File: flow/config.mk
export PLATFORM = sky130hd
export DESIGN_NAME = fir_filter
export DESIGN_NICKNAME = fir_filter
export VERILOG_FILES = /design/flow/design.v
export SDC_FILE = /design/flow/constraint.sdc
export NUM_CORES = 4
export LEC_CHECK = 0
export CAP_MARGIN = 20
export CORE_ASPECT_RATIO = 0.56
export CORE_MARGIN = 2
export CORE_UTILIZATION = 22
export CTS_CLUSTER_SIZE = 88
export GPL_TIMING_DRIVEN = 0
export MIN_ROUTING_LAYER = met2
export PLACE_DENSITY_LB_ADDON = 0.01
export SETUP_SLACK_MARGIN = 3.51
export SLEW_MARGIN = 20
File: flow/constraint.sdc
create_clock -name core_clock -period 13.8 [get_ports {clk}]
set_input_delay 2.7600 -clock core_clock [delete_from_list [all_inputs] [get_ports {clk}]]
set_output_delay 2.7600 -clock core_clock [all_outputs]
set_load 0.01 [all_outputs]
File: flow/design.v
`timescale 1ns / 1ps
module fir_filter
#(
    parameter NUM_ELEMENTS = 7
)
(
    input clk,
    input rst,
    input [ 7 : 0 ] weight_data,
    input [ 2 : 0 ] weight_idx,
    input weight_valid,
    output weight_ready,
    input [ 7 : 0 ] input_data,
    input input_valid,
    output input_ready,
    output [ 15 : 0 ] output_data,
    input output_ready,
    output output_valid
);
    assign weight_ready = 1;
    assign input_ready = 1;
    assign output_valid = 1;
    reg [7:0] weights [NUM_ELEMENTS-1:0];
    reg [7:0] values [NUM_ELEMENTS-1:0];
    integer i;
    always@(posedge clk)begin
        if (rst)begin
            for (i = 0; i< NUM_ELEMENTS; i = i+1)
                weights[i] = 0;
        end else if (weight_valid)
            weights[weight_idx] = weight_data;
        for (i = NUM_ELEMENTS-1; i> 0; i=i-1)begin
            values[i] <= rst?0:values[i-1];
        end
        values[0] <= rst?0:input_data;
    end
    wire [15:0] intermediate_sums [NUM_ELEMENTS-1:0];
    assign output_data = intermediate_sums[NUM_ELEMENTS-1];  
    generate
        genvar j;
        for (j = 0; j<NUM_ELEMENTS; j=j+1)begin:summation
            assign intermediate_sums[j] = (j?intermediate_sums[j-1]:0) + values[j]*weights[j];
        end
    endgenerate
endmodule
File: flow/run.sh
#!/bin/bash
# the make line also repeats each setting of config.mk as NAME=value (left out here)
make -C /OpenROAD-flow-scripts/flow DESIGN_CONFIG=/design/flow/config.mk WORK_HOME=/design/flow/orfs CLKGATE_MAP_FILE= finish
==> out/metrics.sh, run 1 <==
TIGHTEST_SLEW_PS=925
YS_CHIP_AREA_UM2=18700
YOSYS_MOST_USED_DFF='sky130_fd_sc_hd__dfxtp_1'
SYNTHMUXAREASHARE_PCT=0.428
CP_NUM_BUF_INV=4
GRT_REMAINING_OVERFLOW=0
WORST_R2R_ENDPOINT='values[1][7]'
CRIT-REG2REG-LAUNCH='values[0][7]'
CTS-BUFFERS-INSERTED=9
YOSYS_WARNING_TALLY=2
FIN_TNS_SETUP_PS=0
CRIT_PATH_MAX_FANOUT=8
SYNTH.CELLMIX.XORXNORSHARE_PCT=1.45
RSZ0062_AT_GRT='true'
TOP_CELL_TYPES_BY_OCCURRENCE_AFTER_SYNTHESIS='sky130_fd_sc_hd__inv_1, sky130_fd_sc_hd__fa_1, sky130_fd_sc_hd__and2_1'
CTS.ROOT.BUFFER_CELL='sky130_fd_sc_hd__clkbuf_16'
NETLIST_AREA_UM2=18700
CLOCK_TREE.BUFFER_DEPTH=2
TIMING.CRITICAL_PATH.REQUIRED_PS=11040
HOLD_PATH.STARTPOINT='values[5][0]'
FINALCRITICALPERIOD_PS=10570
YOSYS.AREA_SHARE.AOI_PCT=1.04
YS_ASYNC_SR_FRACTION_PCT=0
TOP_CELLS_BY_AREA='sky130_fd_sc_hd__fa_1, sky130_fd_sc_hd__ha_1, sky130_fd_sc_hd__and2_1, sky130_fd_sc_hd__inv_1, sky130_fd_sc_hd__edfxtp_1'
SETUP_CLOCK_SKEW_AFTER_LAYOUT_PS=23.8
DRV.MAX_CAP_VIOLATION_COUNT=0
RELSLEWSLACK_PCT=38.3
YOSYSUNIQUECELLTYPES=32
LOG.WARNING_COUNT=30
YS_SH_ADDER_PCT=55.2
CTS-HTREE-LEVELS=3
SHARE_CLK_OF_TOTAL_POWER_PCT=15.5
HOLDCRITPATHCLASS='flip-flop to flip-flop'
POWER.COMBINATIONAL.TOTAL_mW=1.44
DRT_PRE_ANTENNA_ITERS=6
CTS.CLK_SLEW.WORST_PATHS_PS=120
ROUTE.ANTENNA.REMAINING_NETS=0
LAUNCHING_ELEMENT_OF_THE_WORST_SETUP_PATH='values[6][4]'
DOMINANT_KIND_OF_COMBINATIONAL_CELL='adder cells'
IO_BUFFER_COUNT=36
R2R_SETUP_SLACK_PS=12630
FINAL_HOLD_VIOLATION_COUNT=0
CLOCK_POWER_mW=0.336
REPORT.FINAL.SETUP_VIOL=0
TOP_AREA_SHARE_PCT=42.9
CTSHOLDBUFFERS=0
CRIT_END='output_data[14]'
PLACE_AREA_UM2=20500
CLOCK.LATENCY.LATE_PIN_PS=440
NET_SWITCHING_COMPONENT_OF_THE_POWER_mW=1.03
WHS_ENDPOINT='values[6][0]'
SYNTH-CELLS-YOSYS=1875
PG_SEQ_mW=0.391
SYN_AVG_CELL_AREA_UM2=9.98
CRITICAL_PATH.SLOWEST_CELL='sky130_fd_sc_hd__fa_1'
ROWS=79
POST_ROUTE_DRC_VIOLATION_COUNT=0
GRTUSAGETOTAL_PCT=25.4
SYN2LAYOUT_AREA_GROWTH_PCT=18.0
DP.FINAL_HPWL_UM=60100
POST_SYNTH_EDFFS=48
PATH_CLASS='flip-flop to output pin'
TOP_LEVEL_PORTS=43
CRIT_ARRIVAL_PS=7810
CORE-AREA_UM2=83600
DR_TOTAL_VIAS=17100
MIN_PERIOD_OVER_PERIOD_PCT=76.6
IRDROPWORSTVDD_mV=0.156
SYNTH.YOSYS.SEQ_AREA_SHARE_PCT=14.6
TOTALPOWERFINAL_mW=2.16
VIAS_IN_THE_FIRST_GLOBAL_ROUTE=22310
TIMING.FMAX_GHz=0.0946
POWER_DENSITY_nW_PER_UM2=98.1
ROUTE.FINAL.WIRE_LENGTH_UM=70700
SETUP.WORST_PATH.START_CLASS='flip-flop'
HOLD-PATH-CELL-COUNT=1
COMB_POWER_SHARE_PCT=66.4
FLOORPLAN.DIE.WIDTH_UM=394
WIRE_LENGTH_OF_THE_FIRST_GLOBAL_ROUTING_PASS_UM=102000
DIE_HEIGHT_UM=222
DRT_ITER0_MARKERS=995
REG2REGPATHDEPTH=1
POWER_REPORT.INTERNAL_TOTAL_mW=1.13
WIRE_PER_INST_UM=22.3
CPMOSTUSEDCELL='sky130_fd_sc_hd__fa_1'
VIAS_PER_INSTANCE=5.40
PWR-SHARE-SEQ_PCT=18.0
SYNTHSIMPLEGATEAREAFRAC_PCT=16.7
CTS_TREE='yes'
FINISH.INSTANCE_AREA_UM2=22100
CTS.SINKS=112
CRIT_CELLS=19
POWER.STATIC_LEAKAGE_nW=10.8
DIE_AREA_UM2=87500
FLIP_FLOP_AND_LATCH_COUNT_AFTER_SYNTHESIS=112
SYNTHDOMINANTAREACELLTYPE='sky130_fd_sc_hd__fa_1'
PIN_COUNT_OF_THE_BIGGEST_NET_ENTERING_GLOBAL_ROUTING=25
SYNTH_CELLS=1875
YOSYS.CELL_COUNT.TOP_TYPE='sky130_fd_sc_hd__inv_1'
NUMNETS_FINAL=2630
FINAL-MAX-SLEW-VIOLATION-COUNT=0
SWITCHING_SHARE_PCT=47.6
TIMING.CRITICAL_PATH.SLOWEST_CELL_DELAY_PS=680
PLACE_CONGESTION=0.837
BIGGEST_CONSUMER='combinational logic'
SETUP.WORST_PATH.END_CLASS='output pin'
CRITICAL_PATH.CELL_CHAIN='nand2_1 > fa_1 > fa_1 > fa_1 > fa_2 > fa_1 > fa_1 > inv_1 > fa_1 > fa_1 > inv_1 > fa_1 > inv_1 > ha_1 > a21oi_1 > nor2b_1 > a311oi_4 > xnor2_2 > buf_2'
NUMBER_OF_ANTENNA_VIOLATIONS_AT_THE_FIRST_CHECK_IN_GLOBAL_ROUTING=1
CRITICAL_PATH.TOP_DELAY_FAMILY='adder cells'
INITIAL_UTILIZATION_PCT=22.4
STATUS='timing/DRC/antenna clean'
==> final cells by class <==
class / count / area, µm²
Antenna cell: 5 / 12.5
Inverter: 503 / 1890
Buffer: 24 / 146
Timing Repair Buffer: 134 / 1150
Fill cell: 9060 / 61600
Clock buffer: 9 / 225
Multi-Input combinational cell: 1238 / 14300
Clock inverter: 7 / 96.3
Tap cell: 1134 / 1420
Sequential cell: 112 / 2820
==> repair_timing <==
item                                    in CTS  in global routing
buffers inserted                            68                 29
endpoints found under the setup margin       9                 10
pin swaps                                   23                 51
resized                                    124                 75
==> routing by layer <==
layer | track usage (%) | up-vias | share of wire [%]
met4 | 2.01 | 22 | 1.4
met5 | 7.09 | - | 1.1
li1 | - | 5679 | -
met2 | 21.5 | 4817 | 41
met3 | 46.8 | 100 | 57
met1 | - | 6482 | 0
==> metrics by stage <==
stage / setup slack (ps) / instances / hold slack, ps / utilization (%)
floorplan: 4380 / 1877 / 500 / -
global placement: 2330 / 3047 / 684 / 24.5
detailed placement: 2360 / 3048 / 671 / 24.5
CTS: 3190 / 3132 / 589 / 25.9
global route: 2950 / 3166 / 598 / 26.4
finish: 3230 / 3166 / 580 / 26.4
==> inputs of run 2 (changes only) <==
Settings changed: CORE_ASPECT_RATIO 0.56 to not set, CORE_UTILIZATION 22 to 68, CTS_CLUSTER_DIAMETER set to 28, CTS_CLUSTER_SIZE 88 to 37, GPL_TIMING_DRIVEN 0 to not set, MIN_ROUTING_LAYER met2 to not set, PLACE_DENSITY_LB_ADDON 0.01 to not set, SETUP_SLACK_MARGIN 3.51 to 0.26.
Clock period 13.8 ns to 10.5 ns, I/O delays scaled along.
==> run 2 against run 1 <==
Net effect:
- critical path depth rose by 3
- largest cell class unchanged
- sequential power rose by 32%
- clock power rose by 6.5%
- combinational power fell by 6%
- worst setup slack got worse by 2600 ps
- global-route usage rose by 9.7 points
- clock skew fell by 14 ps
- largest power group unchanged
==> out/metrics.sh, run 2 <==
TOP_CELL_TYPES_BY_OCCURRENCE_AFTER_SYNTHESIS='sky130_fd_sc_hd__inv_1, sky130_fd_sc_hd__fa_1, sky130_fd_sc_hd__and2_1'
PLACE_CONGESTION=0.917
REPORT.FINAL.SETUP_VIOL=0
SYNTH.CELLMIX.XORXNORSHARE_PCT=1.45
NET_SWITCHING_COMPONENT_OF_THE_POWER_mW=0.944
RSZ0062_AT_GRT='false'
CLOCK_TREE.BUFFER_DEPTH=2
TIMING.CRITICAL_PATH.REQUIRED_PS=8400
STATUS='timing/DRC/antenna clean'
CORE-AREA_UM2=27000
FINAL-MAX-SLEW-VIOLATION-COUNT=0
YS_SH_ADDER_PCT=55.2
POWER_REPORT.INTERNAL_TOTAL_mW=1.29
PLACE.DETAILED.INSTANCES=2240
DIODES=0
CRIT_END='output_data[11]'
CPMOSTUSEDCELL='sky130_fd_sc_hd__fa_1'
HOLD-PATH-CELL-COUNT=1
HOLDCRITPATHCLASS='flip-flop to flip-flop'
TOTALPOWERFINAL_mW=2.23
DIE_AREA_UM2=28900
FINALCRITICALPERIOD_PS=9910
YOSYS.AREA_SHARE.AOI_PCT=1.04
WIRE_PER_INST_UM=20.0
RELSLEWSLACK_PCT=40.6
SETUP_CLOCK_SKEW_AFTER_LAYOUT_PS=9.42
PIN_COUNT_OF_THE_BIGGEST_NET_ENTERING_GLOBAL_ROUTING=71
DIE_HEIGHT_UM=170
GRTUSAGETOTAL_PCT=35.0
CRIT-REG2REG-LAUNCH='values[1][7]'
YOSYS.CELL_COUNT.TOP_TYPE='sky130_fd_sc_hd__inv_1'
CRITICAL_PATH.CELL_CHAIN='nand2_1 > fa_1 > inv_1 > fa_1 > inv_1 > fa_1 > fa_1 > inv_1 > fa_1 > fa_1 > fa_1 > fa_1 > inv_1 > fa_1 > inv_1 > ha_1 > o21a_1 > o21ai_0 > a21oi_2 > a31oi_1 > xnor2_1 > clkdlybuf4s50_1'
CRITICAL_PATH.TOP_DELAY_FAMILY='adder cells'
LOG.WARNING_COUNT=30
ROUTE.ANTENNA.REMAINING_NETS=0
YS_CHIP_AREA_UM2=18700
FIN_TNS_SETUP_PS=0
YOSYSUNIQUECELLTYPES=32
ROWS=60
ROUTE.FINAL.WIRE_LENGTH_UM=45700
INSTANCES_NO_FILL=2280
POWER.STATIC_LEAKAGE_nW=10.3
TOP_AREA_SHARE_PCT=42.9
FLOORPLAN.DIE.WIDTH_UM=170
CTS-HTREE-LEVELS=3
IRDROPWORSTVDD_mV=0.152
WORST_R2R_ENDPOINT='values[2][7]'
CRIT_CELLS=22
CRIT_PATH_MAX_FANOUT=8
NETLIST_AREA_UM2=18700
CRIT_ARRIVAL_PS=7810
POST_SYNTH_EDFFS=48
SETUP.WORST_PATH.END_CLASS='output pin'
CLOCK.LATENCY.LATE_PIN_PS=360
DOMINANT_KIND_OF_COMBINATIONAL_CELL='adder cells'
CTS.SINKS=112
SYN2LAYOUT_AREA_GROWTH_PCT=6.92
DRT_ITER0_MARKERS=754
HOLD_PATH.STARTPOINT='values[3][2]'
WIRE_LENGTH_OF_THE_FIRST_GLOBAL_ROUTING_PASS_UM=74700
YOSYS_MOST_USED_DFF='sky130_fd_sc_hd__dfxtp_1'
PG_SEQ_mW=0.516
CTSHOLDBUFFERS=0
TOP_CELLS_BY_AREA='sky130_fd_sc_hd__fa_1, sky130_fd_sc_hd__ha_1, sky130_fd_sc_hd__and2_1, sky130_fd_sc_hd__inv_1, sky130_fd_sc_hd__edfxtp_1'
CTS_TREE='yes'
CLOCK_POWER_mW=0.358
CRITICAL_PATH.SLOWEST_CELL='sky130_fd_sc_hd__clkdlybuf4s50_1'
R2R_SETUP_SLACK_PS=9550
WHS_ENDPOINT='values[4][2]'
PWR-SHARE-SEQ_PCT=23.1
TOP_LEVEL_PORTS=43
IO_BUFFER_COUNT=37
YS_ASYNC_SR_FRACTION_PCT=0
TIMING.FMAX_GHz=0.101
SWITCHING_SHARE_PCT=42.3
NUMNETS_FINAL=2542
SHARE_CLK_OF_TOTAL_POWER_PCT=16.0
SYNTH-CELLS-YOSYS=1875
NUMBER_OF_ANTENNA_VIOLATIONS_AT_THE_FIRST_CHECK_IN_GLOBAL_ROUTING=0
POWER_DENSITY_nW_PER_UM2=112
CTS.CLK_SLEW.WORST_PATHS_PS=90
CP_NUM_BUF_INV=6
DRV.MAX_CAP_VIOLATION_COUNT=0
YOSYS_WARNING_TALLY=2
CTS-BUFFERS-INSERTED=9
MIN_PERIOD_OVER_PERIOD_PCT=94.4
GRT_REMAINING_OVERFLOW=0
SYNTH_CELLS=1875
SYNTH.YOSYS.SEQ_AREA_SHARE_PCT=14.6
TIMING.CRITICAL_PATH.SLOWEST_CELL_DELAY_PS=600
FINAL_HOLD_VIOLATION_COUNT=0
SYNTHSIMPLEGATEAREAFRAC_PCT=16.7
SYNTHDOMINANTAREACELLTYPE='sky130_fd_sc_hd__fa_1'
LAUNCHING_ELEMENT_OF_THE_WORST_SETUP_PATH='weights[5][7]'
PATH_CLASS='flip-flop to output pin'
CTS.ROOT.BUFFER_CELL='sky130_fd_sc_hd__clkbuf_16'
FIN_WORST_HOLD_SLACK_PS=548
DR_TOTAL_VIAS=12423
TIGHTEST_SLEW_PS=890
DRT_PRE_ANTENNA_ITERS=5
VIAS_IN_THE_FIRST_GLOBAL_ROUTE=13729
COMB_POWER_SHARE_PCT=60.8
VIAS_PER_INSTANCE=5.45
INITIAL_UTILIZATION_PCT=69.4
REG2REGPATHDEPTH=1
FLIP_FLOP_AND_LATCH_COUNT_AFTER_SYNTHESIS=112
POWER.COMBINATIONAL.TOTAL_mW=1.36
DP.FINAL_HPWL_UM=38600
BIGGEST_CONSUMER='combinational logic'
SETUP.WORST_PATH.START_CLASS='flip-flop'
SYN_AVG_CELL_AREA_UM2=9.98
POST_ROUTE_DRC_VIOLATION_COUNT=0
SYNTHMUXAREASHARE_PCT=0.428
[run 2: area by class of cell]
cell class,count,area (µm²)
Sequential cell,112,2740
Timing Repair Buffer,70,623
Inverter,503,1890
Tap cell,341,427
Clock inverter,5,38.8
Multi-Input combinational cell,1238,14000
Clock buffer,11,243
Fill cell,2058,6950
[run 2: what timing repair did]
action	in CTS	in global routing
hold endpoints to repair	0	0
gates resized	7	17
setup buffers	7	17
setup endpoints to repair	2	5
pin swaps	0	3
[run 2: stage by stage]
stage,cell area (µm²),setup WS (ps),util (%)
6_report,20000,591,74.2
5_1_grt,20000,304,74.2
4_1_cts,19800,268,73.6
3_5_place_dp,19500,538,72.2
3_3_place_gp,19500,580,72.2
2_1_floorplan,18700,1740,-
[run 2: routing by layer]
metal	GRT usage, %	part of all wire, %
met4	12.0	3.9
met5	0	0
met2	57.0	47
met1	47.8	41
met3	6.98	7.9
==> inputs of run 3 (changes only) <==
Settings changed: CELL_PAD_IN_SITES_DETAIL_PLACEMENT set to 2, CELL_PAD_IN_SITES_GLOBAL_PLACEMENT set to 3, CORE_UTILIZATION 68 to 39, CTS_CLUSTER_DIAMETER 28 to not set, CTS_CLUSTER_SIZE 37 to not set, GPL_ROUTABILITY_DRIVEN set to 1, PLACE_DENSITY_LB_ADDON set to 0.12, SETUP_SLACK_MARGIN 0.26 to 2.4.
Clock period 10.5 ns to 8.73 ns, I/O delays scaled along.
==> run 3 against run 2 <==
Net effect:
- the layout now fails its checks (setup timing)
- largest power group unchanged
- worst hold slack got worse by 22 ps
- largest cell class unchanged
- via count grew 5.9%
- non-clock buffer count rose by 229
- sequential cell count is the same
- worst setup slack got worse by 1300 ps
- routed wire length increased by 35%
- critical endpoint is now output_data[15]
- utilization down 26 points
==> out/metrics.sh, run 3 <==
TOP_CELLS_BY_AREA='sky130_fd_sc_hd__fa_1, sky130_fd_sc_hd__ha_1, sky130_fd_sc_hd__and2_1, sky130_fd_sc_hd__inv_1, sky130_fd_sc_hd__edfxtp_1'
TOP_CELL_TYPES_BY_OCCURRENCE_AFTER_SYNTHESIS='sky130_fd_sc_hd__inv_1, sky130_fd_sc_hd__fa_1, sky130_fd_sc_hd__and2_1'
WHS_ENDPOINT='values[4][2]'
DRT_PRE_ANTENNA_ITERS=5
DRV.MAX_CAP_VIOLATION_COUNT=0
GLOBAL_ROUTE.PEAK_USAGE_LAYER='met2'
STATUS='failed layout checks'
IO_BUFFER_COUNT=37
COMB_POWER_SHARE_PCT=67.8
INSTANCES_NO_FILL=2783
CORE-AREA_UM2=47500
CTS-HTREE-LEVELS=3
SYNTHMUXAREASHARE_PCT=0.428
PLACE_CONGESTION=0.847
PLACE.DETAILED.INSTANCES=2716
SHARE_CLK_OF_TOTAL_POWER_PCT=14.2
CLOCK_POWER_mW=0.475
CRITICAL_PATH.TOP_DELAY_FAMILY='adder cells'
TOP_LEVEL_PORTS=43
GRT_REMAINING_OVERFLOW=0
MET1_USAGE_PCT=34.1
FILL_CELLS=4956
ROUTE.FINAL.WIRE_LENGTH_UM=61500
LAUNCHING_ELEMENT_OF_THE_WORST_SETUP_PATH='weights[1][5]'
DIODES=0
POST_ROUTE_DRC_VIOLATION_COUNT=0
FLIP_FLOP_AND_LATCH_COUNT_AFTER_SYNTHESIS=112
RELSLEWSLACK_PCT=51.0
POWER_DENSITY_nW_PER_UM2=148
FINAL-MAX-SLEW-VIOLATION-COUNT=0
FINALWORSTSETUPSLACK_PS=-681
HOLD-PATH-CELL-COUNT=1
SYNTH_CELLS=1875
CTS.SINKS=112
SYNTH.YOSYS.SEQ_AREA_SHARE_PCT=14.6
YOSYS.CELL_COUNT.TOP_TYPE='sky130_fd_sc_hd__inv_1'
CLOCK.LATENCY.LATE_PIN_PS=400
WIRE_PER_INST_UM=22.1
TIMING.CRITICAL_PATH.SLOWEST_CELL_DELAY_PS=590
SETUP_CLOCK_SKEW_AFTER_LAYOUT_PS=16.6
REPORT.FINAL.SETUP_VIOL=10
CTSHOLDBUFFERS=0
YS_CHIP_AREA_UM2=18700
INITIAL_UTILIZATION_PCT=39.3
SETUP.WORST_PATH.END_CLASS='output pin'
GR-USAGE-MET2_PCT=46.7
CRIT-REG2REG-LAUNCH='values[0][6]'
YOSYS.AREA_SHARE.AOI_PCT=1.04
VIAS_IN_THE_FIRST_GLOBAL_ROUTE=15944
CTS.CLK_SLEW.WORST_PATHS_PS=90
GRTUSAGEMET3_PCT=1.86
R2R_SETUP_SLACK_PS=7480
CRIT_ARRIVAL_PS=7670
MIN_PERIOD_OVER_PERIOD_PCT=108
TOTALPOWERFINAL_mW=3.36
VIAS_PER_INSTANCE=4.73
DRT_ITER0_MARKERS=484
SYNTH.CELLMIX.XORXNORSHARE_PCT=1.45
PATH_CLASS='flip-flop to output pin'
CP_NUM_BUF_INV=10
TIGHTEST_SLEW_PS=733
FINALCRITICALPERIOD_PS=9410
DP.FINAL_HPWL_UM=52400
YS_SH_ADDER_PCT=55.2
PWR-SHARE-SEQ_PCT=18.1
CRIT_CELLS=27
HOLD_PATH.STARTPOINT='values[3][2]'
VIOLATEDCHECKS='setup timing'
FINISH.INSTANCE_AREA_UM2=22700
POWER.COMBINATIONAL.TOTAL_mW=2.28
SYN2LAYOUT_AREA_GROWTH_PCT=21.5
TIMING.CRITICAL_PATH.REQUIRED_PS=6980
DR_TOTAL_VIAS=13155
SYN_AVG_CELL_AREA_UM2=9.98
PLACE_AREA_UM2=21500
SETUP.WORST_PATH.START_CLASS='flip-flop'
CLOCK_TREE.BUFFER_DEPTH=2
SYNTHSIMPLEGATEAREAFRAC_PCT=16.7
GRTUSAGETOTAL_PCT=25.9
CTS-BUFFERS-INSERTED=9
ROWS=80
CRIT_PATH_MAX_FANOUT=3
BIGGEST_CONSUMER='combinational logic'
POWER_REPORT.INTERNAL_TOTAL_mW=1.88
PIN_COUNT_OF_THE_BIGGEST_NET_ENTERING_GLOBAL_ROUTING=50
DIE_AREA_UM2=49700
CTS.ROOT.BUFFER_CELL='sky130_fd_sc_hd__clkbuf_16'
NUMBER_OF_ANTENNA_VIOLATIONS_AT_THE_FIRST_CHECK_IN_GLOBAL_ROUTING=1
NET_SWITCHING_COMPONENT_OF_THE_POWER_mW=1.48
PG_SEQ_mW=0.606
DOMINANT_KIND_OF_COMBINATIONAL_CELL='adder cells'
CTS_TREE='yes'
YOSYS_MOST_USED_DFF='sky130_fd_sc_hd__dfxtp_1'
SYNTH-CELLS-YOSYS=1875
WIRE_LENGTH_OF_THE_FIRST_GLOBAL_ROUTING_PASS_UM=95400
FINAL_HOLD_VIOLATION_COUNT=0
CRITICAL_PATH.SLOWEST_CELL='sky130_fd_sc_hd__fa_1'
FLOORPLAN.DIE.WIDTH_UM=223
POWER.STATIC_LEAKAGE_nW=11.5
POST_SYNTH_EDFFS=48
TOP_AREA_SHARE_PCT=42.9
NETLIST_AREA_UM2=18700
SYNTHDOMINANTAREACELLTYPE='sky130_fd_sc_hd__fa_1'
YS_ASYNC_SR_FRACTION_PCT=0
YOSYSUNIQUECELLTYPES=32
CRIT_END='output_data[15]'
YOSYS_WARNING_TALLY=2
ROUTE.ANTENNA.REMAINING_NETS=0
RSZ0062_AT_GRT='true'
CPMOSTUSEDCELL='sky130_fd_sc_hd__fa_1'
TIMING.FMAX_GHz=0.106
DIE_HEIGHT_UM=223
WORST_R2R_ENDPOINT='values[1][6]'
REG2REGPATHDEPTH=2
HOLDCRITPATHCLASS='flip-flop to flip-flop'
SWITCHING_SHARE_PCT=44.1
IRDROPWORSTVDD_mV=0.238
NUMNETS_FINAL=2771
POST-PLACE-WS_PS=-1020
LOG.WARNING_COUNT=31
-- run 3: final cells by class --
class                   instances  area (µm²)  share of cell area, %
clock inverters                 5        56.3                  0.248
inverters                     503        1890                   8.31
multi-input cells            1238       14600                   64.3
well taps                     615         769                   3.39
flip-flops and latches        112        2750                   12.1
repair buffers                299        2390                   10.5
clock buffers                  11         264                   1.16
-- run 3: per-stage QoR --
stage	util [%]	hold WS, ps	TNS, ps
floorplan	-	500	0
global route	47.8	540	-5870
finish	47.8	526	-3790
CTS	47.2	530	-3640
global placement	45.2	559	-4030
detailed placement	45.2	560	-4910
-- run 3: metal layers --
layer / vias to the layer above / wire [µm]
met2: 143 / 32100
met1: 7007 / 26900
met3: 40 / 1200
li1: 5965 / -
met5: - / 0
met4: 0 / 1240
-- run 3: repair_timing --
action,4_1_cts,5_1_grt
pin swaps,79,73
endpoints found under the setup margin,15,15
buffers inserted,36,15
resized,157,46
==> inputs of run 4 (changes only) <==
Settings changed: CELL_PAD_IN_SITES_DETAIL_PLACEMENT 2 to not set, CELL_PAD_IN_SITES_GLOBAL_PLACEMENT 3 to not set, CORE_UTILIZATION 39 to 40, GPL_ROUTABILITY_DRIVEN 1 to not set, PLACE_DENSITY_LB_ADDON 0.12 to not set, SETUP_SLACK_MARGIN 2.4 to not set.
Clock period 8.73 ns to 6.74 ns, I/O delays scaled along.
==> run 4 against run 3 <==
Net effect:
- the layout still fails its checks (setup timing)
- die area fell by 2.5%
- first-iteration DRC count rose by 13%
- register-to-register slack got worse by 1800 ps
- final cell count fell by 1.4%
- clock power rose by 19%
- sequential share of layout area rose by 0.18 points
- critical path type unchanged
- largest power group unchanged
==> out/metrics.sh, run 4 <==
CRIT_CELLS=23
STATUS='failed layout checks'
SYNTH-CELLS-YOSYS=1875
YS_ASYNC_SR_FRACTION_PCT=0
CRITICAL_PATH.CELL_CHAIN='buf_6 > and2_4 > fa_1 > fa_1 > fa_1 > inv_2 > fa_1 > inv_2 > fa_1 > fa_1 > fa_1 > fa_1 > inv_2 > fa_1 > inv_2 > ha_4 > a21o_1 > a21o_4 > o41ai_4 > o21ai_1 > buf_4 > xnor2_2 > buf_2'
CTS.CLK_SLEW.WORST_PATHS_PS=80
DIE_AREA_UM2=48500
DIE_HEIGHT_UM=220
CPMOSTUSEDCELL='sky130_fd_sc_hd__fa_1'
ROWS=79
CRITICAL_PATH.SLOWEST_CELL='sky130_fd_sc_hd__fa_1'
CRIT_PATH_MAX_FANOUT=4
CTS-HTREE-LEVELS=3
FLOORPLAN.DIE.WIDTH_UM=220
GRTUSAGETOTAL_PCT=21.3
DP.FINAL_HPWL_UM=41700
PLACE_CONGESTION=0.924
NUMBER_OF_ANTENNA_VIOLATIONS_AT_THE_FIRST_CHECK_IN_GLOBAL_ROUTING=1
POWER.COMBINATIONAL.TOTAL_mW=2.66
SYNTHDOMINANTAREACELLTYPE='sky130_fd_sc_hd__fa_1'
POWER_DENSITY_nW_PER_UM2=179
TOP_CELLS_BY_AREA='sky130_fd_sc_hd__fa_1, sky130_fd_sc_hd__ha_1, sky130_fd_sc_hd__and2_1, sky130_fd_sc_hd__inv_1, sky130_fd_sc_hd__edfxtp_1'
TIGHTEST_SLEW_PS=729
FINISH.INSTANCE_AREA_UM2=22300
POWER.STATIC_LEAKAGE_nW=11.3
REG2REGPATHDEPTH=2
R2R_SETUP_SLACK_PS=5680
PIN_COUNT_OF_THE_BIGGEST_NET_ENTERING_GLOBAL_ROUTING=38
SETUP_CLOCK_SKEW_AFTER_LAYOUT_PS=9.91
FINAL_HOLD_VIOLATION_COUNT=0
YOSYS.CELL_COUNT.TOP_TYPE='sky130_fd_sc_hd__inv_1'
ROUTE.ANTENNA.REMAINING_NETS=0
TOP_LEVEL_PORTS=43
POST-ROUTE-UTIL_PCT=48.1
WIRE_PER_INST_UM=17.3
DR_TOTAL_VIAS=12665
HOLDCRITPATHCLASS='flip-flop to flip-flop'
CTS.ROOT.BUFFER_CELL='sky130_fd_sc_hd__clkbuf_16'
INSTANCES_NO_FILL=2745
POST-PLACE-WS_PS=-2150
PWR-SHARE-SEQ_PCT=19.4
MIN_PERIOD_OVER_PERIOD_PCT=130
CLOCK.LATENCY.LATE_PIN_PS=400
DRV.MAX_CAP_VIOLATION_COUNT=0
CTS-BUFFERS-INSERTED=9
YOSYSUNIQUECELLTYPES=32
SETUP.WORST_PATH.START_CLASS='flip-flop'
RELSLEWSLACK_PCT=51.3
TIMING.CRITICAL_PATH.SLOWEST_CELL_DELAY_PS=580
TOTALPOWERFINAL_mW=4.00
POST_SYNTH_EDFFS=48
SHARE_CLK_OF_TOTAL_POWER_PCT=14.1
DOMINANT_KIND_OF_COMBINATIONAL_CELL='adder cells'
POST_ROUTE_DRC_VIOLATION_COUNT=0
CORE-AREA_UM2=46400
SYNTH_CELLS=1875
COMB_POWER_SHARE_PCT=66.5
HOLD-PATH-CELL-COUNT=1
YOSYS.AREA_SHARE.AOI_PCT=1.04
CLOCK_POWER_mW=0.564
GRT_REMAINING_OVERFLOW=0
YOSYS_WARNING_TALLY=2
SYNTHMUXAREASHARE_PCT=0.428
CP_NUM_BUF_INV=7
TIMING.CRITICAL_PATH.REQUIRED_PS=5390
FINALWORSTSETUPSLACK_PS=-2020
SYNTH.CELLMIX.XORXNORSHARE_PCT=1.45
CTS_TREE='yes'
DRT_PRE_ANTENNA_ITERS=5
FLIP_FLOP_AND_LATCH_COUNT_AFTER_SYNTHESIS=112
YS_SH_ADDER_PCT=55.2
TIMING.FMAX_GHz=0.114
WIRE_LENGTH_OF_THE_FIRST_GLOBAL_ROUTING_PASS_UM=78000
FINALCRITICALPERIOD_PS=8760
YOSYS_MOST_USED_DFF='sky130_fd_sc_hd__dfxtp_1'
SETUP.WORST_PATH.END_CLASS='output pin'
CLOCK_TREE.BUFFER_DEPTH=2
PLACE_AREA_UM2=21400
INITIAL_UTILIZATION_PCT=40.4
CRITICAL_PATH.TOP_DELAY_FAMILY='adder cells'
CTSHOLDBUFFERS=0
DRT_ITER0_MARKERS=548
REPORT.FINAL.SETUP_VIOL=13
YS_CHIP_AREA_UM2=18700
ROUTE.FINAL.WIRE_LENGTH_UM=47400
PATH_CLASS='flip-flop to output pin'
SYN_AVG_CELL_AREA_UM2=9.98
RSZ0062_AT_GRT='true'
LOG.WARNING_COUNT=31
NET_SWITCHING_COMPONENT_OF_THE_POWER_mW=1.71
IO_BUFFER_COUNT=37
VIOLATEDCHECKS='setup timing'
CRIT_END='output_data[15]'
WORST_R2R_ENDPOINT='values[1][5]'
SWITCHING_SHARE_PCT=42.7
SYNTH.YOSYS.SEQ_AREA_SHARE_PCT=14.6
NUMNETS_FINAL=2740
NETLIST_AREA_UM2=18700
TOP_CELL_TYPES_BY_OCCURRENCE_AFTER_SYNTHESIS='sky130_fd_sc_hd__inv_1, sky130_fd_sc_hd__fa_1, sky130_fd_sc_hd__and2_1'
WHS_ENDPOINT='values[4][2]'
FIN_TNS_SETUP_PS=-19310
IRDROPWORSTVDD_mV=0.875
POWER_REPORT.INTERNAL_TOTAL_mW=2.29
PG_SEQ_mW=0.778
TOP_AREA_SHARE_PCT=42.9
BIGGEST_CONSUMER='combinational logic'
CRIT_ARRIVAL_PS=7410
VIAS_IN_THE_FIRST_GLOBAL_ROUTE=14354
LAUNCHING_ELEMENT_OF_THE_WORST_SETUP_PATH='weights[4][3]'
PLACE.DETAILED.INSTANCES=2692
CRIT-REG2REG-LAUNCH='values[0][5]'
FINAL-MAX-SLEW-VIOLATION-COUNT=0
SYNTHSIMPLEGATEAREAFRAC_PCT=16.7
FIN_WORST_HOLD_SLACK_PS=542
SYN2LAYOUT_AREA_GROWTH_PCT=19.3
HOLD_PATH.STARTPOINT='values[3][2]'
CTS.SINKS=112
VIAS_PER_INSTANCE=4.61
==> run 4: layer usage <==
metal  global-route usage, %  up-vias  part of all wire [%]
li1                        -     5916                     -
met1                    29.4     6500                    46
met2                    36.2      214                    48
met3                    1.43       35                   3.1
met4                    6.67        0                   2.8
met5                       0        -                     0
==> run 4: area by class of cell <==
| class | instances | area, µm² |
|---|---|---|
| antenna | 1 | 2.50 |
| inverter | 503 | 1890 |
| clock buffer | 9 | 225 |
| multi-input combinational | 1238 | 14500 |
| fill | 4303 | 24000 |
| clock inverter | 7 | 55.1 |
| tap | 607 | 759 |
| sequential | 112 | 2740 |
| timing repair buffer | 268 | 2170 |
==> run 4: repair_timing <==
| action | 4_1_cts | 5_1_grt |
|---|---|---|
| gates resized | 120 | 55 |
| pin swaps | 77 | 49 |
| setup buffers | 22 | 20 |
| endpoints found under the setup margin | 14 | 14 |
| cloned | 0 | 0 |
==> inputs of run 5 (changes only) <==
Settings changed: ABC_AREA set to 1, CORE_UTILIZATION 40 to 70, CTS_CLUSTER_DIAMETER set to 197, CTS_CLUSTER_SIZE set to 100, HOLD_SLACK_MARGIN set to -0.08, PLACE_DENSITY_LB_ADDON set to 0.28, SETUP_SLACK_MARGIN set to 2.03, TNS_END_PERCENT set to 5.
Clock period 6.74 ns to 10.9 ns, I/O delays scaled along.
==> run 5 against run 4 <==
Net effect:
- now clean on timing, DRC and antenna
- sequential share of layout area up 0.78 points
- synthesized area up 6.0%
- clock-buffer cell count up 1
- clock skew up 3.6 ps
- global-route usage up 13 points
- critical path depth up 3
- critical endpoint unchanged
- largest cell class unchanged
- largest power group unchanged
- highest routed layer unchanged
==> out/metrics.sh, run 5 <==
SETUP.WORST_PATH.END_CLASS='output pin'
PIN_COUNT_OF_THE_BIGGEST_NET_ENTERING_GLOBAL_ROUTING=59
DRT_PRE_ANTENNA_ITERS=5
YOSYS_MOST_USED_DFF='sky130_fd_sc_hd__dfxtp_1'
CTSHOLDBUFFERS=0
CRIT_PATH_MAX_FANOUT=5
YS_ASYNC_SR_FRACTION_PCT=0
SETUP_CLOCK_SKEW_AFTER_LAYOUT_PS=13.5
NUMBER_OF_ANTENNA_VIOLATIONS_AT_THE_FIRST_CHECK_IN_GLOBAL_ROUTING=0
NET_SWITCHING_COMPONENT_OF_THE_POWER_mW=1.17
IO_BUFFER_COUNT=37
YOSYSUNIQUECELLTYPES=35
POST_SYNTH_EDFFS=48
GRT_REMAINING_OVERFLOW=0
REG2REGPATHDEPTH=2
SETUP.WORST_PATH.START_CLASS='flip-flop'
PLACE_CONGESTION=0.945
HOLDCRITPATHCLASS='flip-flop to flip-flop'
WHS_ENDPOINT='values[3][6]'
ROUTE.FINAL.WIRE_LENGTH_UM=47900
SYN_AVG_CELL_AREA_UM2=8.18
SHARE_CLK_OF_TOTAL_POWER_PCT=14.1
VIAS_PER_INSTANCE=5.19
DR_TOTAL_VIAS=14519
CRIT_ARRIVAL_PS=7210
POWER.STATIC_LEAKAGE_nW=13.0
YS_CHIP_AREA_UM2=19800
SYN2LAYOUT_AREA_GROWTH_PCT=7.22
FLIP_FLOP_AND_LATCH_COUNT_AFTER_SYNTHESIS=112
CLOCK_TREE.BUFFER_DEPTH=2
YOSYS_WARNING_TALLY=2
TOTALPOWERFINAL_mW=2.53
DP.FINAL_HPWL_UM=39100
CTS-HTREE-LEVELS=3
DRT_ITER0_MARKERS=1386
POWER_REPORT.INTERNAL_TOTAL_mW=1.36
SYNTHSIMPLEGATEAREAFRAC_PCT=12.9
INITIAL_UTILIZATION_PCT=71.2
CORE-AREA_UM2=27900
FIN_TNS_SETUP_PS=0
PATH_CLASS='flip-flop to output pin'
POST-ROUTE-UTIL_PCT=76.3
CTS.CLK_SLEW.WORST_PATHS_PS=90
RSZ0062_AT_GRT='true'
SYNTH.CELLMIX.XORXNORSHARE_PCT=0.789
CTS.ROOT.BUFFER_CELL='sky130_fd_sc_hd__clkbuf_16'
NETLIST_AREA_UM2=19800
HOLD-PATH-CELL-COUNT=2
SYNTH.YOSYS.SEQ_AREA_SHARE_PCT=13.7
TIMING.CRITICAL_PATH.REQUIRED_PS=8720
DOMINANT_KIND_OF_COMBINATIONAL_CELL='adder cells'
PWR-SHARE-SEQ_PCT=19.9
SYNTH-CELLS-YOSYS=2424
TOP_AREA_SHARE_PCT=40.5
YOSYS.CELL_COUNT.TOP_TYPE='sky130_fd_sc_hd__inv_1'
DIE_AREA_UM2=29700
TOP_LEVEL_PORTS=43
SYNTH_CELLS=2424
VIAS_IN_THE_FIRST_GLOBAL_ROUTE=15291
CTS_TREE='yes'
TOP_CELL_TYPES_BY_OCCURRENCE_AFTER_SYNTHESIS='sky130_fd_sc_hd__inv_1, sky130_fd_sc_hd__nand2_1, sky130_fd_sc_hd__fa_1'
PG_SEQ_mW=0.504
CRIT_END='output_data[15]'
TIGHTEST_SLEW_PS=822
ROUTE.ANTENNA.REMAINING_NETS=0
CLOCK.LATENCY.LATE_PIN_PS=380
REPORT.FINAL.SETUP_VIOL=0
CRITICAL_PATH.TOP_DELAY_FAMILY='adder cells'
COMB_POWER_SHARE_PCT=66.0
FLOORPLAN.DIE.WIDTH_UM=172
CRIT-REG2REG-LAUNCH='values[0][1]'
WIRE_PER_INST_UM=17.1
POST_ROUTE_DRC_VIOLATION_COUNT=0
LOG.WARNING_COUNT=30
R2R_SETUP_SLACK_PS=9930
TOP_CELLS_BY_AREA='sky130_fd_sc_hd__fa_1, sky130_fd_sc_hd__inv_1, sky130_fd_sc_hd__ha_1, sky130_fd_sc_hd__nand2_1, sky130_fd_sc_hd__edfxtp_1'
DIODES=0
YOSYS.AREA_SHARE.AOI_PCT=1.24
CRITICAL_PATH.SLOWEST_CELL='sky130_fd_sc_hd__fa_1'
CPMOSTUSEDCELL='sky130_fd_sc_hd__fa_1'
ROWS=61
MIN_PERIOD_OVER_PERIOD_PCT=86.1
WIRE_LENGTH_OF_THE_FIRST_GLOBAL_ROUTING_PASS_UM=76200
YS_SH_ADDER_PCT=52.0
GRTUSAGETOTAL_PCT=34.5
FINAL_HOLD_VIOLATION_COUNT=0
HOLD_PATH.STARTPOINT='values[2][6]'
TIMING.FMAX_GHz=0.107
LAUNCHING_ELEMENT_OF_THE_WORST_SETUP_PATH='weights[3][4]'
CTS.SINKS=112
FINALCRITICALPERIOD_PS=9390
DIE_HEIGHT_UM=172
RELSLEWSLACK_PCT=45.2
CTS-BUFFERS-INSERTED=9
NUMNETS_FINAL=3022
WORST_R2R_ENDPOINT='values[1][1]'
POWER.COMBINATIONAL.TOTAL_mW=1.67
TIMING.CRITICAL_PATH.SLOWEST_CELL_DELAY_PS=560
STATUS='timing/DRC/antenna clean'
SWITCHING_SHARE_PCT=46.3
POWER_DENSITY_nW_PER_UM2=119
CP_NUM_BUF_INV=8
DRV.MAX_CAP_VIOLATION_COUNT=0
FIN_WORST_HOLD_SLACK_PS=526
IRDROPWORSTVDD_mV=0.265
SYNTHDOMINANTAREACELLTYPE='sky130_fd_sc_hd__fa_1'
SYNTHMUXAREASHARE_PCT=0
CRIT_CELLS=26
BIGGEST_CONSUMER='combinational logic'
FINAL-MAX-SLEW-VIOLATION-COUNT=0
CLOCK_POWER_mW=0.357
-- run 5: area by class of cell --
class                      count  area [µm²]
clock inverter                 6        57.6
multi-input combinational   1302       13500
fill                        1927        6600
sequential                   112        2780
tap                          378         473
clock buffer                  10         229
inverter                     888        3330
timing repair buffer         101         848
-- run 5: per-stage QoR --
stage	area, µm²	setup WS, ps	std cells
CTS	21000	1610	2776
finish	21300	1510	2797
floorplan	19800	2280	2426
detailed placement	20200	973	2718
global placement	20200	1010	2718
global route	21300	1290	2797
-- run 5: what timing repair did --
action,in CTS,in global routing
setup buffers,42,21
gates resized,93,66
endpoints found under the setup margin,12,12
pin swaps,46,60
-- run 5: per-layer routing --
| layer | vias up | track usage [%] | routed length, µm |
|---|---|---|---|
| li1 | 6558 | - | - |
| met1 | 7151 | 45.2 | 17900 |
| met2 | 670 | 57.1 | 23200 |
| met3 | 140 | 3.57 | 3900 |
| met4 | 0 | 19.0 | 2880 |
| met5 | - | 0 | 0 |
==> inputs of run 6 (changes only) <==
Settings changed: CORE_UTILIZATION 70 to 72, CTS_CLUSTER_DIAMETER 197 to not set, CTS_CLUSTER_SIZE 100 to not set, HOLD_SLACK_MARGIN -0.08 to not set, PLACE_DENSITY_LB_ADDON 0.28 to not set, SETUP_SLACK_MARGIN 2.03 to not set, TNS_END_PERCENT 5 to not set.
Clock period 10.9 ns to 8.78 ns, I/O delays scaled along.
==> run 6 against run 5 <==
Net effect:
- now fails the layout checks on setup timing
- worst setup slack got worse by 1900 ps
- clock power increased by 32%
- final cell count increased by 4.0%
- non-clock buffer count increased by 147
- synthesized cell count unchanged
- total power increased by 66%
- register-to-register slack got worse by 2300 ps
- global-route usage increased by 5.2 points
- critical path depth decreased by 2
- sequential cell count unchanged
- largest power group unchanged
- highest routed layer unchanged
==> out/metrics.sh, run 6 <==
ROWS=60
INITIAL_UTILIZATION_PCT=73.4
FINAL_HOLD_VIOLATION_COUNT=0
CLOCK.LATENCY.LATE_PIN_PS=390
YS_SH_ADDER_PCT=52.0
CTS_TREE='yes'
WIRE_PER_INST_UM=19.0
NETLIST_AREA_UM2=19800
CTS-HTREE-LEVELS=3
CRIT-REG2REG-LAUNCH='values[0][0]'
POST_SYNTH_EDFFS=48
POST_ROUTE_DRC_VIOLATION_COUNT=0
CRITICAL_PATH.TOP_DELAY_FAMILY='adder cells'
FLIP_FLOP_AND_LATCH_COUNT_AFTER_SYNTHESIS=112
DRT_PRE_ANTENNA_ITERS=6
GRT_REMAINING_OVERFLOW=0
HOLD-PATH-CELL-COUNT=2
DR_TOTAL_VIAS=15501
FINALCRITICALPERIOD_PS=9130
WIRE_LENGTH_OF_THE_FIRST_GLOBAL_ROUTING_PASS_UM=85300
MIN_PERIOD_OVER_PERIOD_PCT=104
WHS_ENDPOINT='values[5][1]'
FINAL-MAX-SLEW-VIOLATION-COUNT=0
TIMING.FMAX_GHz=0.110
TOP_LEVEL_PORTS=43
BIGGEST_CONSUMER='combinational logic'
YS_CHIP_AREA_UM2=19800
SYN2LAYOUT_AREA_GROWTH_PCT=14.6
RELSLEWSLACK_PCT=44.6
NET_SWITCHING_COMPONENT_OF_THE_POWER_mW=2.00
FINALWORSTSETUPSLACK_PS=-347
YOSYS_MOST_USED_DFF='sky130_fd_sc_hd__dfxtp_1'
CPMOSTUSEDCELL='sky130_fd_sc_hd__fa_1'
CRIT_END='output_data[14]'
REG2REGPATHDEPTH=4
SYNTHSIMPLEGATEAREAFRAC_PCT=12.9
IRDROPWORSTVDD_mV=0.315
POWER_REPORT.INTERNAL_TOTAL_mW=2.19
PWR-SHARE-SEQ_PCT=14.5
FILL_CELLS=1604
TIMING.CRITICAL_PATH.REQUIRED_PS=7020
VIAS_IN_THE_FIRST_GLOBAL_ROUTE=16683
TOP_AREA_SHARE_PCT=40.5
CLOCK_POWER_mW=0.470
YOSYS_WARNING_TALLY=2
TOP_CELL_TYPES_BY_OCCURRENCE_AFTER_SYNTHESIS='sky130_fd_sc_hd__inv_1, sky130_fd_sc_hd__nand2_1, sky130_fd_sc_hd__fa_1'
YOSYSUNIQUECELLTYPES=35
HOLD_PATH.STARTPOINT='values[4][1]'
POWER.STATIC_LEAKAGE_nW=13.8
DIE_HEIGHT_UM=170
DOMINANT_KIND_OF_COMBINATIONAL_CELL='adder cells'
YS_ASYNC_SR_FRACTION_PCT=0
ROUTE.FINAL.WIRE_LENGTH_UM=55100
PLACE_CONGESTION=0.935
STATUS='failed layout checks'
TOTALPOWERFINAL_mW=4.19
TOP_CELLS_BY_AREA='sky130_fd_sc_hd__fa_1, sky130_fd_sc_hd__inv_1, sky130_fd_sc_hd__ha_1, sky130_fd_sc_hd__nand2_1, sky130_fd_sc_hd__edfxtp_1'
SYNTHDOMINANTAREACELLTYPE='sky130_fd_sc_hd__fa_1'
CRITICAL_PATH.SLOWEST_CELL='sky130_fd_sc_hd__fa_1'
SYNTH.YOSYS.SEQ_AREA_SHARE_PCT=13.7
POWER.COMBINATIONAL.TOTAL_mW=3.12
PG_SEQ_mW=0.608
YOSYS.AREA_SHARE.AOI_PCT=1.24
CTS.CLK_SLEW.WORST_PATHS_PS=100
SYNTH_CELLS=2424
LAUNCHING_ELEMENT_OF_THE_WORST_SETUP_PATH='weights[4][3]'
NUMNETS_FINAL=3169
R2R_SETUP_SLACK_PS=7600
CLOCK_TREE.BUFFER_DEPTH=2
SYNTH.CELLMIX.XORXNORSHARE_PCT=0.789
CRIT_CELLS=24
SYNTH-CELLS-YOSYS=2424
FLOORPLAN.DIE.WIDTH_UM=170
TIGHTEST_SLEW_PS=831
CRIT_PATH_MAX_FANOUT=4
CRITICAL_PATH.CELL_CHAIN='buf_6 > nand2_1 > inv_1 > fa_1 > fa_1 > inv_2 > fa_2 > fa_1 > inv_2 > fa_2 > fa_1 > fa_2 > fa_1 > inv_2 > fa_1 > inv_2 > ha_4 > buf_6 > nand2_8 > nor2_4 > nand3_2 > o2111ai_4 > xor2_2 > buf_2'
SYNTHMUXAREASHARE_PCT=0
VIAS_PER_INSTANCE=5.33
POWER_DENSITY_nW_PER_UM2=185
DRT_ITER0_MARKERS=1416
COMB_POWER_SHARE_PCT=74.3
YOSYS.CELL_COUNT.TOP_TYPE='sky130_fd_sc_hd__inv_1'
SYN_AVG_CELL_AREA_UM2=8.18
ROUTE.ANTENNA.REMAINING_NETS=0
PATH_CLASS='flip-flop to output pin'
SHARE_CLK_OF_TOTAL_POWER_PCT=11.2
CTS.SINKS=112
RSZ0062_AT_GRT='true'
SETUP_CLOCK_SKEW_AFTER_LAYOUT_PS=15.6
CTSHOLDBUFFERS=0
DP.FINAL_HPWL_UM=42100
WORST_R2R_ENDPOINT='values[1][0]'
CRIT_ARRIVAL_PS=7370
SETUP.WORST_PATH.END_CLASS='output pin'
DRV.MAX_CAP_VIOLATION_COUNT=0
CORE-AREA_UM2=27000
IO_BUFFER_COUNT=37
CP_NUM_BUF_INV=8
SWITCHING_SHARE_PCT=47.8
NUMBER_OF_ANTENNA_VIOLATIONS_AT_THE_FIRST_CHECK_IN_GLOBAL_ROUTING=1
CTS-BUFFERS-INSERTED=9
REPORT.FINAL.SETUP_VIOL=10
CTS.ROOT.BUFFER_CELL='sky130_fd_sc_hd__clkbuf_16'
LOG.WARNING_COUNT=32
PIN_COUNT_OF_THE_BIGGEST_NET_ENTERING_GLOBAL_ROUTING=59
TIMING.CRITICAL_PATH.SLOWEST_CELL_DELAY_PS=630
POST-PLACE-WS_PS=-341
GRTUSAGETOTAL_PCT=39.7
VIOLATEDCHECKS='setup timing'
SETUP.WORST_PATH.START_CLASS='flip-flop'
DIE_AREA_UM2=28900
HOLDCRITPATHCLASS='flip-flop to flip-flop'
run 6: per-layer routing:
metal | up-vias | routed length (µm) | global-route usage [%]
li1 | 6850 | - | -
met1 | 7613 | 20000 | 50.6
met2 | 822 | 25900 | 63.4
met3 | 216 | 5340 | 8.70
met4 | 0 | 3880 | 22.8
met5 | - | 0 | 0
run 6: final cells by class:
type / instances / area [µm²] / area share [%]
clock inverter: 7 / 91.3 / 0.402
multi-input combinational: 1302 / 13900 / 61.0
clock buffer: 9 / 225 / 0.991
timing repair buffer: 248 / 2050 / 9.01
inverter: 888 / 3330 / 14.7
antenna: 1 / 2.50 / 0.0110
sequential: 112 / 2730 / 12.0
tap: 341 / 427 / 1.88
run 6: stage by stage:
step / std cells / setup TNS, ps / hold WS (ps) / util, % / area, µm²
floorplan: 2426 / 0 / 583 / - / 19800
global placement: 2844 / -1160 / 565 / 79.1 / 21400
detailed placement: 2844 / -1890 / 565 / 79.1 / 21400
CTS: 2894 / -444 / 516 / 82.4 / 22300
global route: 2907 / -3420 / 541 / 84.1 / 22700
finish: 2908 / -2300 / 522 / 84.1 / 22700
run 6: repair_timing:
action	in CTS	in global routing
pin swaps	82	90
hold endpoints to repair	0	0
endpoints found under the setup margin	11	12
gates resized	147	110
setup buffers	35	18
==> inputs of run 7 (changes only) <==
Settings changed: ABC_AREA 1 to not set, CAP_MARGIN 20 to 0, CTS_CLUSTER_DIAMETER set to 244, CTS_CLUSTER_SIZE set to 93, PLACE_DENSITY set to 0.38.
Clock period 8.78 ns to 11.2 ns, I/O delays scaled along.
==> run 7 against run 6 <==
Net effect:
- the run now finishes clean
- sequential share of layout area rose by 1.8 points
- clock power decreased by 29%
- clock-buffer cell count grew 1
- sequential cell count unchanged
- worst setup slack improved by 930 ps
- combinational power shrank 61%
- synthesized cell count shrank 23%
- worst hold slack better by 84 ps
- routed wire length shrank 19%
- via count is 20% lower
- register-to-register slack gained 2500 ps
- critical path type unchanged
- largest power group unchanged
==> out/metrics.sh, run 7 <==
TIMING.CRITICAL_PATH.SLOWEST_CELL_DELAY_PS=660
DRT_ITER0_MARKERS=877
ROUTE.ANTENNA.REMAINING_NETS=0
POWER.STATIC_LEAKAGE_nW=10.1
SYNTHSIMPLEGATEAREAFRAC_PCT=16.7
YS_CHIP_AREA_UM2=18700
TOP_AREA_SHARE_PCT=42.9
STATUS='timing/DRC/antenna clean'
ROUTE.FINAL.WIRE_LENGTH_UM=44800
FLIP_FLOP_AND_LATCH_COUNT_AFTER_SYNTHESIS=112
SYN_AVG_CELL_AREA_UM2=9.98
CRIT_ARRIVAL_PS=8380
YS_SH_ADDER_PCT=55.2
POWER.COMBINATIONAL.TOTAL_mW=1.23
REG2REGPATHDEPTH=1
WORST_R2R_ENDPOINT='values[1][7]'
POST_CTS_RESIZED=0
DRV.MAX_CAP_VIOLATION_COUNT=0
FLOORPLAN.DIE.WIDTH_UM=165
POST-PLACE-WS_PS=1060
IRDROPWORSTVDD_mV=0.415
SWITCHING_SHARE_PCT=42.2
PLACE_AREA_UM2=19400
VIAS_IN_THE_FIRST_GLOBAL_ROUTE=13477
CTS-BUFFERS-INSERTED=9
PG_SEQ_mW=0.487
YOSYS.AREA_SHARE.AOI_PCT=1.04
COMB_POWER_SHARE_PCT=59.9
NETLIST_AREA_UM2=18700
CLOCK_POWER_mW=0.335
CTS.ROOT.BUFFER_CELL='sky130_fd_sc_hd__clkbuf_16'
YOSYS.CELL_COUNT.TOP_TYPE='sky130_fd_sc_hd__inv_1'
HOLD_PATH.STARTPOINT='values[2][0]'
RELSLEWSLACK_PCT=42.5
REPORT.FINAL.SETUP_VIOL=0
CTS_TREE='yes'
CTS-HTREE-LEVELS=3
SETUP.WORST_PATH.END_CLASS='output pin'
CRIT_END='output_data[15]'
POST-ROUTE-UTIL_PCT=77.7
POST_SYNTH_EDFFS=48
CTS.SINKS=112
CORE-AREA_UM2=25300
GRT_REMAINING_OVERFLOW=0
FINAL-MAX-SLEW-VIOLATION-COUNT=0
TIGHTEST_SLEW_PS=862
CLOCK.LATENCY.LATE_PIN_PS=380
WHS_ENDPOINT='values[3][0]'
PATH_CLASS='flip-flop to output pin'
SYN2LAYOUT_AREA_GROWTH_PCT=5.22
FINISH.INSTANCE_AREA_UM2=19700
CTSHOLDBUFFERS=0
YOSYS_MOST_USED_DFF='sky130_fd_sc_hd__dfxtp_1'
CP_NUM_BUF_INV=5
CRIT_PATH_MAX_FANOUT=8
HOLDCRITPATHCLASS='flip-flop to flip-flop'
FINAL_HOLD_VIOLATION_COUNT=0
TOP_CELLS_BY_AREA='sky130_fd_sc_hd__fa_1, sky130_fd_sc_hd__ha_1, sky130_fd_sc_hd__and2_1, sky130_fd_sc_hd__inv_1, sky130_fd_sc_hd__edfxtp_1'
NUMBER_OF_ANTENNA_VIOLATIONS_AT_THE_FIRST_CHECK_IN_GLOBAL_ROUTING=0
TOP_CELL_TYPES_BY_OCCURRENCE_AFTER_SYNTHESIS='sky130_fd_sc_hd__inv_1, sky130_fd_sc_hd__fa_1, sky130_fd_sc_hd__and2_1'
PIN_COUNT_OF_THE_BIGGEST_NET_ENTERING_GLOBAL_ROUTING=71
RSZ0062_AT_GRT='false'
DP.FINAL_HPWL_UM=38100
SYNTHMUXAREASHARE_PCT=0.428
CPMOSTUSEDCELL='sky130_fd_sc_hd__fa_1'
TIMING.FMAX_GHz=0.0942
NET_SWITCHING_COMPONENT_OF_THE_POWER_mW=0.867
DR_TOTAL_VIAS=12360
FIN_WORST_HOLD_SLACK_PS=606
SETUP_CLOCK_SKEW_AFTER_LAYOUT_PS=14.9
INITIAL_UTILIZATION_PCT=73.9
MIN_PERIOD_OVER_PERIOD_PCT=94.8
YS_ASYNC_SR_FRACTION_PCT=0
LOG.WARNING_COUNT=30
DIODES=0
DOMINANT_KIND_OF_COMBINATIONAL_CELL='adder cells'
SYNTH-CELLS-YOSYS=1875
YOSYS_WARNING_TALLY=2
VIAS_PER_INSTANCE=5.53
CTS.CLK_SLEW.WORST_PATHS_PS=90
ROWS=58
FINALCRITICALPERIOD_PS=10620
YOSYSUNIQUECELLTYPES=32
HOLD-PATH-CELL-COUNT=1
SHARE_CLK_OF_TOTAL_POWER_PCT=16.3
DIE_HEIGHT_UM=165
SYNTHDOMINANTAREACELLTYPE='sky130_fd_sc_hd__fa_1'
LAUNCHING_ELEMENT_OF_THE_WORST_SETUP_PATH='weights[5][4]'
BIGGEST_CONSUMER='combinational logic'
WIRE_LENGTH_OF_THE_FIRST_GLOBAL_ROUTING_PASS_UM=72300
CRIT-REG2REG-LAUNCH='values[0][7]'
NUMBER_OF_SETUP_BUFFERS_ADDED_AFTER_CTS=0
POWER_DENSITY_nW_PER_UM2=104
SYNTH_CELLS=1875
CRITICAL_PATH.SLOWEST_CELL='sky130_fd_sc_hd__o41ai_2'
NUMNETS_FINAL=2510
POWER_REPORT.INTERNAL_TOTAL_mW=1.19
SYNTH.CELLMIX.XORXNORSHARE_PCT=1.45
CRITICAL_PATH.CELL_CHAIN='and2_1 > fa_1 > inv_1 > fa_1 > fa_1 > fa_1 > inv_1 > fa_1 > fa_1 > fa_1 > fa_1 > inv_1 > fa_1 > inv_1 > ha_1 > o21a_1 > o21ai_0 > a21oi_1 > o41ai_2 > o21ai_1 > xnor2_1 > clkdlybuf4s50_1'
FIN_TNS_SETUP_PS=0
PWR-SHARE-SEQ_PCT=23.7
PLACE_CONGESTION=0.909
TOP_LEVEL_PORTS=43
GRTUSAGETOTAL_PCT=36.3
TIMING.CRITICAL_PATH.REQUIRED_PS=8960
SETUP.WORST_PATH.START_CLASS='flip-flop'
CRIT_CELLS=22
DRT_PRE_ANTENNA_ITERS=5
CRITICAL_PATH.TOP_DELAY_FAMILY='adder cells'
FINALWORSTSETUPSLACK_PS=582
WIRE_PER_INST_UM=20.0
POST_ROUTE_DRC_VIOLATION_COUNT=0
SYNTH.YOSYS.SEQ_AREA_SHARE_PCT=14.6
IO_BUFFER_COUNT=37
CLOCK_TREE.BUFFER_DEPTH=2
DIE_AREA_UM2=27300
R2R_SETUP_SLACK_PS=10070
-- run 7: through the flow --
stage,power [mW],cells
3_5_place_dp,1.71,2221
2_1_floorplan,1.23,1877
3_3_place_gp,1.68,2221
5_1_grt,2.22,2237
6_report,2.05,2237
4_1_cts,2.06,2237
-- run 7: layout make-up --
type	count	area, µm²
inverter	503	1890
multi-input combinational	1238	14000
clock inverter	6	58.8
timing repair buffer	38	373
clock buffer	10	229
fill	1748	5640
tap	330	413
sequential	112	2720
-- run 7: per-layer routing --
layer  GRT usage [%]  wire, µm  vias up
met5               0         0        -
met1            48.9     17800     6315
met2            59.7     21400      499
met4            14.2      1940        0
met3            6.24      3550      102
li1                -         -     5444
==> inputs of run 8 (changes only) <==
Settings changed: CORE_ASPECT_RATIO set to 0.75, TNS_END_PERCENT set to 10.
Clock period 11.2 ns to 7.37 ns, I/O delays scaled along.
==> run 8 against run 7 <==
Net effect:
- die area barely moved
- total power is 82% higher
- routed wire length increased by 12%
- sequential power increased by 47%
- now fails the layout checks on setup timing
- combinational power is 100% higher
- worst hold slack better by 11 ps
- largest cell class unchanged
- sequential share of layout area shrank 1.1 points
- clock skew grew 2.7 ps
- synthesized area is the same
- final cell count is 9.8% higher
- synthesized cell count is the same
- sequential cell count is the same
==> out/metrics.sh, run 8 <==
DIE_AREA_UM2=27300
YOSYSUNIQUECELLTYPES=32
CTS.ROOT.BUFFER_CELL='sky130_fd_sc_hd__clkbuf_16'
WIRE_PER_INST_UM=20.4
SYNTH.YOSYS.SEQ_AREA_SHARE_PCT=14.6
VIAS_PER_INSTANCE=5.42
STATUS='failed layout checks'
CRIT_ARRIVAL_PS=7580
NETLIST_AREA_UM2=18700
VIAS_IN_THE_FIRST_GLOBAL_ROUTE=14495
PIN_COUNT_OF_THE_BIGGEST_NET_ENTERING_GLOBAL_ROUTING=72
TOP_LEVEL_PORTS=43
CTS-HTREE-LEVELS=3
TOTALPOWERFINAL_mW=3.74
SYNTHMUXAREASHARE_PCT=0.428
DRT_PRE_ANTENNA_ITERS=5
CTS-BUFFERS-INSERTED=9
CRIT_PATH_MAX_FANOUT=4
PATH_CLASS='flip-flop to output pin'
IO_BUFFER_COUNT=37
FILL_CELLS=1596
SETUP.WORST_PATH.START_CLASS='flip-flop'
TIMING.CRITICAL_PATH.SLOWEST_CELL_DELAY_PS=550
FINALCRITICALPERIOD_PS=9050
CORE-AREA_UM2=25700
TIMING.FMAX_GHz=0.110
TIGHTEST_SLEW_PS=1070
CRIT_CELLS=26
SYNTH.CELLMIX.XORXNORSHARE_PCT=1.45
FINAL-MAX-SLEW-VIOLATION-COUNT=0
CRITICAL_PATH.TOP_DELAY_FAMILY='adder cells'
YOSYS.AREA_SHARE.AOI_PCT=1.04
BIGGEST_CONSUMER='combinational logic'
TOP_CELLS_BY_AREA='sky130_fd_sc_hd__fa_1, sky130_fd_sc_hd__ha_1, sky130_fd_sc_hd__and2_1, sky130_fd_sc_hd__inv_1, sky130_fd_sc_hd__edfxtp_1'
NET_SWITCHING_COMPONENT_OF_THE_POWER_mW=1.63
INSTANCES_NO_FILL=2456
CTS_TREE='yes'
FLOORPLAN.DIE.WIDTH_UM=190
YS_ASYNC_SR_FRACTION_PCT=0
ROUTE.ANTENNA.REMAINING_NETS=0
COMB_POWER_SHARE_PCT=66.4
CLOCK_POWER_mW=0.537
GRTUSAGETOTAL_PCT=39.9
NUMBER_OF_ANTENNA_VIOLATIONS_AT_THE_FIRST_CHECK_IN_GLOBAL_ROUTING=0
SETUP_CLOCK_SKEW_AFTER_LAYOUT_PS=17.6
IRDROPWORSTVDD_mV=0.659
CRITICAL_PATH.SLOWEST_CELL='sky130_fd_sc_hd__fa_2'
DRV.MAX_CAP_VIOLATION_COUNT=0
WORST_R2R_ENDPOINT='values[1][1]'
YS_CHIP_AREA_UM2=18700
PWR-SHARE-SEQ_PCT=19.2
VIOLATEDCHECKS='setup timing'
SYNTHSIMPLEGATEAREAFRAC_PCT=16.7
SYNTH_CELLS=1875
PLACE_AREA_UM2=20700
DIODES=0
WIRE_LENGTH_OF_THE_FIRST_GLOBAL_ROUTING_PASS_UM=79300
TIMING.CRITICAL_PATH.REQUIRED_PS=5900
ROWS=51
CRIT_END='output_data[15]'
YOSYS_MOST_USED_DFF='sky130_fd_sc_hd__dfxtp_1'
REG2REGPATHDEPTH=2
GRT_REMAINING_OVERFLOW=0
DR_TOTAL_VIAS=13322
POWER_REPORT.INTERNAL_TOTAL_mW=2.11
R2R_SETUP_SLACK_PS=6150
CLOCK_TREE.BUFFER_DEPTH=2
DOMINANT_KIND_OF_COMBINATIONAL_CELL='adder cells'
HOLD_PATH.STARTPOINT='values[4][0]'
PG_SEQ_mW=0.718
REPORT.FINAL.SETUP_VIOL=13
FINALWORSTSETUPSLACK_PS=-1680
FLIP_FLOP_AND_LATCH_COUNT_AFTER_SYNTHESIS=112
YOSYS.CELL_COUNT.TOP_TYPE='sky130_fd_sc_hd__inv_1'
TOP_CELL_TYPES_BY_OCCURRENCE_AFTER_SYNTHESIS='sky130_fd_sc_hd__inv_1, sky130_fd_sc_hd__fa_1, sky130_fd_sc_hd__and2_1'
POWER_DENSITY_nW_PER_UM2=174
DP.FINAL_HPWL_UM=42000
FIN_WORST_HOLD_SLACK_PS=618
POST_SYNTH_EDFFS=48
POWER.COMBINATIONAL.TOTAL_mW=2.48
SYN_AVG_CELL_AREA_UM2=9.98
PLACE_CONGESTION=0.947
RSZ0062_AT_GRT='true'
YOSYS_WARNING_TALLY=2
DRT_ITER0_MARKERS=1058
ROUTE.FINAL.WIRE_LENGTH_UM=50100
SYNTHDOMINANTAREACELLTYPE='sky130_fd_sc_hd__fa_1'
INITIAL_UTILIZATION_PCT=72.7
CTS.SINKS=112
NUMNETS_FINAL=2715
CRIT-REG2REG-LAUNCH='values[0][1]'
SYNTH-CELLS-YOSYS=1875
LOG.WARNING_COUNT=33
MIN_PERIOD_OVER_PERIOD_PCT=123
SETUP.WORST_PATH.END_CLASS='output pin'
CLOCK.LATENCY.LATE_PIN_PS=380
CTS.CLK_SLEW.WORST_PATHS_PS=100
RELSLEWSLACK_PCT=28.7
DIE_HEIGHT_UM=144
TOP_AREA_SHARE_PCT=42.9
FINISH.INSTANCE_AREA_UM2=21500
SWITCHING_SHARE_PCT=43.7
CP_NUM_BUF_INV=10
SHARE_CLK_OF_TOTAL_POWER_PCT=14.4
YS_SH_ADDER_PCT=55.2
HOLDCRITPATHCLASS='flip-flop to flip-flop'
PLACE.DETAILED.INSTANCES=2398
HOLD-PATH-CELL-COUNT=1
POST_ROUTE_DRC_VIOLATION_COUNT=0
POWER.STATIC_LEAKAGE_nW=11.2
SYN2LAYOUT_AREA_GROWTH_PCT=15.1
FINAL_HOLD_VIOLATION_COUNT=0
LAUNCHING_ELEMENT_OF_THE_WORST_SETUP_PATH='weights[0][6]'
WHS_ENDPOINT='values[5][0]'
-- run 8: final cells by class --
cell class,instances,area [µm²],area share [%]
Multi-Input combinational cell,1238,14300,66.4
Clock buffer,10,239,1.11
Inverter,503,1890,8.77
Sequential cell,112,2730,12.7
Timing Repair Buffer,243,1870,8.71
Clock inverter,6,60.1,0.279
Tap cell,344,430,2.00
-- run 8: timing repair --
item / in CTS / in global routing
gates resized: 78 / 22
gates cloned: 0 / 0
pin swaps: 30 / 25
buffers inserted: 34 / 8
hold buffers: 0 / 0
setup endpoints to repair: 13 / 13
-- run 8: metal layers --
metal,up-vias,track usage [%],routed length [µm]
li1,5864,-,-
met1,6681,56.5,20600
met3,108,10.3,5270
met5,-,0,0
met4,0,14.9,2020
met2,669,60.2,22200
-- run 8: stage by stage --
stage / setup TNS [ps] / util [%] / setup slack [ps]
final: -14440 / 83.7 / -1680
after global routing: -16980 / 83.7 / -1960
after CTS: -14100 / 83.2 / -1580
after detailed placement: -14250 / 80.6 / -1810
after global placement: -13200 / 80.6 / -1700
after floorplan: -3270 / - / -586
Power is estimated from default activity; no workload was simulated.
